==> 06-09: inputs <==
// error_correction
module error_correction # (
    parameter puf_sig_length     = 256,
    parameter ipid_N             = 16
)
(
    input                                clk,
    input                                rst_n,
    input        [1:0]                   pcm_instruction,
    input        [puf_sig_length-1:0]    pcm_puf_in,
    input                                pcm_puf_in_valid,
    input        [$clog2(ipid_N)-1:0]    pcm_ipid_number,
    output logic [puf_sig_length-1:0]    pcm_puf_out,
    output logic                         pcm_puf_out_valid,
    output logic                         pcm_S_c  
);  
typedef enum logic [1:0] {IDLE, PROVISION_ID, CORRECT_SIG} state_t;
state_t state_r; 
logic [(6*(puf_sig_length/16))-1:0] parity_bits [0:ipid_N-1];
wire [puf_sig_length-1:0] temp_corrected_out; 
genvar j;
generate
    for (j =0; j < puf_sig_length/16; j++) begin
        error_module errorX (.data(pcm_puf_in[((j+1)*16)-1:j*16]), .parity(parity_bits[pcm_ipid_number][((j+1)*6)-1:j*6]), .corrected_out(temp_corrected_out[((j+1)*16)-1:j*16]));
    end 
endgenerate 
always @(posedge clk) begin
    if (state_r == PROVISION_ID && pcm_puf_in_valid) begin
  ...
clock: 5.72 ns
lec_check: 0
abc_area: 0
cap_margin: 20
cell_pad_in_sites_detail_placement: 2
cell_pad_in_sites_global_placement: 2
core_aspect_ratio: 0.56
core_margin: 9
core_utilization: 70
gpl_timing_driven: 1
hold_slack_margin: -0.03
min_routing_layer: met2
setup_slack_margin: 0.72
slew_margin: 10
tns_end_percent: 30
run.sh (not shown) runs the stock make flow with config.mk's settings and CLKGATE_MAP_FILE=.
==> 11-27 (differences from 06-09) <==
- ABC_AREA: 0 -> default
- CELL_PAD_IN_SITES_DETAIL_PLACEMENT: 2 -> default
- CELL_PAD_IN_SITES_GLOBAL_PLACEMENT: 2 -> default
- CORE_ASPECT_RATIO: 0.56 -> default
- CORE_MARGIN: 9 -> 2
- CORE_UTILIZATION: 70 -> 40
- GPL_TIMING_DRIVEN: 1 -> default
- HOLD_SLACK_MARGIN: -0.03 -> default
- MIN_ROUTING_LAYER: met2 -> default
- PLACE_DENSITY: default -> 0.6
- SETUP_SLACK_MARGIN: 0.72 -> default
- SLEW_MARGIN: 10 -> 20
- TNS_END_PERCENT: 30 -> default
==> flow/constraint.sdc (replaced) <==
create_clock -name core_clock -period 6.53 [get_ports {clk}]
set_input_delay 1.3060 -clock core_clock [delete_from_list [all_inputs] [get_ports {clk}]]
set_output_delay 1.3060 -clock core_clock [all_outputs]
set_load 0.01 [all_outputs]
==> 07-26 (differences from 06-09) <==
- ABC_AREA: 0 -> default
- CELL_PAD_IN_SITES_DETAIL_PLACEMENT: 2 -> default
- CELL_PAD_IN_SITES_GLOBAL_PLACEMENT: 2 -> default
- CORE_ASPECT_RATIO: 0.56 -> default
- CORE_MARGIN: 9 -> 2
- CORE_UTILIZATION: 70 -> 68
- CTS_CLUSTER_SIZE: default -> 37
- GPL_TIMING_DRIVEN: 1 -> default
- HOLD_SLACK_MARGIN: -0.03 -> default
- MIN_ROUTING_LAYER: met2 -> default
- PLACE_DENSITY: default -> 0.6
- SETUP_SLACK_MARGIN: 0.72 -> 0.75
- SLEW_MARGIN: 10 -> 20
- TNS_END_PERCENT: 30 -> default
==> flow/constraint.sdc (replaced) <==
create_clock -name core_clock -period 2.9 [get_ports {clk}]
set_input_delay 0.5800 -clock core_clock [delete_from_list [all_inputs] [get_ports {clk}]]
set_output_delay 0.5800 -clock core_clock [all_outputs]
set_load 0.01 [all_outputs]
==> comparison <==
- 11-27 finished clean. 06-09 ended with an error in global placement (3_3_place_gp). 07-26 aborted during global routing (5_1_grt), error ODB-0269.
- In synthesized cell count, 06-09 and 07-26 do not differ.
- The lowest die size belongs to 07-26, the highest to 11-27.
- In synthesized area, 06-09 and 07-26 do not differ.

* * *

==> exp/onyx: inputs <==
Starting RTL as in the previous note.
clock: 3.11 ns
lec_check: 0
cap_margin: 20
core_aspect_ratio: 0.71
core_margin: 2
core_utilization: 70
cts_cluster_size: 59
place_density: 0.6
setup_slack_margin: 0.83
slew_margin: 20
tns_end_percent: 5
==> inputs of exp/garnet, as changes to exp/onyx <==
Settings changed: CORE_ASPECT_RATIO 0.71 to default, CORE_UTILIZATION 70 to 65, CTS_CLUSTER_SIZE 59 to default, MAX_ROUTING_LAYER from default to met4, SETUP_SLACK_MARGIN 0.83 to default, TNS_END_PERCENT 5 to default.
==> flow/constraint.sdc (replaced) <==
create_clock -name core_clock -period 4.09 [get_ports {clk}]
set_input_delay 0.8180 -clock core_clock [delete_from_list [all_inputs] [get_ports {clk}]]
set_output_delay 0.8180 -clock core_clock [all_outputs]
set_load 0.01 [all_outputs]
==> flow_summary.toml <==
# generated from flow reports
[floorplanning]
die_height_um = 290
die_width_um = 407
placementRows = 104
fp.coreArea_mm2 = 0.114
fp_util_pct = 70.8

[cts]
cts_hold_repair.buffers = 1
post-cts-setup-buffers = 62
post_cts_sizing_count = 298

[placed_design]
post-place-cells = 7225
globalplace.congestion = 0.914
postPlaceCellArea_mm2 = 0.0949
dp_worst_setup_slack_ns = -0.850

[run_status]
result_of_the_run = "did not finish"
outcome.stop_stage = "global routing"
-- figures above: exp/onyx

==> flow_summary.toml <==
# synthesis and place-and-route metrics
[floorplanning]
placementRows = 129
fp_util_pct = 65.3
die_height_um = 356
fp.coreArea_mm2 = 0.123

[sta]
finalCritPeriodShare_pct = 81.5
clock_skew_ns = 0.0326

[placed_design]
postPlaceCellArea_mm2 = 0.0898
globalplace.congestion = 0.926
post-place-cells = 6714
dp_worst_setup_slack_ns = 0.000893

[run_status]
result_of_the_run = "no timing/DRC/antenna violations"

[drt]
route.antenna.diode_count = 9

[cts]
post-cts-setup-buffers = 0
cts_hold_repair.buffers = 0

[global_routing]
gr-total-overflow = 0

[cells_and_area]
seq_area_share_pct = 54.9
-- figures above: exp/garnet


* * *

==> v5 <==
Starting RTL as in the previous note.
make LEC_CHECK=0 CAP_MARGIN=20 CORE_MARGIN=2 CORE_UTILIZATION=70 CTS_CLUSTER_SIZE=49 SLEW_MARGIN=20 finish   # period 2.21 ns
==> v25: changes against v5 <==
CORE_UTILIZATION = 40   (was 70)
CTS_CLUSTER_SIZE = not set   (was 49)
PLACE_DENSITY = 0.6   (was not set)
SETUP_SLACK_MARGIN = -0.24   (was not set)
==> flow/constraint.sdc (replaced) <==
create_clock -name core_clock -period 3.88 [get_ports {clk}]
set_input_delay 0.7760 -clock core_clock [delete_from_list [all_inputs] [get_ports {clk}]]
set_output_delay 0.7760 -clock core_clock [all_outputs]
set_load 0.01 [all_outputs]
==> v27: changes against v5 <==
CORE_UTILIZATION = 64   (was 70)
CTS_CLUSTER_SIZE = not set   (was 49)
==> metrics.yaml <==
timing:
  setup_slack_ns: -0.769
  finalSetupViolCount: 288
place:
  dp.cells: 7486
floorplanning:
  dieArea_sq_um: 129000
outcome:
  run_status: "finished with violations"
  layout.failed_checks: "negative setup slack"
The numbers above come from v27.

==> metrics.yaml <==
outcome:
  run_status: "finished clean"
yosys:
  most_common_cell: "edfxtp_1"
place:
  dp.cells: 7919
  placed_cell_area_sq_um: 92600
timing:
  finalSetupViolCount: 0
  setup_slack_ns: 0.604
The numbers above come from v25.

==> metrics.yaml <==
place:
  placed_cell_area_sq_um: 97300
  dp.cells: 7388
floorplanning:
  dieHeight_microns: 343
  num_rows: 124
  dieArea_sq_um: 118000
yosys:
  most_common_cell: "edfxtp_1"
outcome:
  error: "[ERROR GRT-0116] Global routing finished with congestion. Check the congestion regions in the DRC Viewer."
  failing_step: "5_1_grt"
  run_status: "did not finish"
The numbers above come from v5.

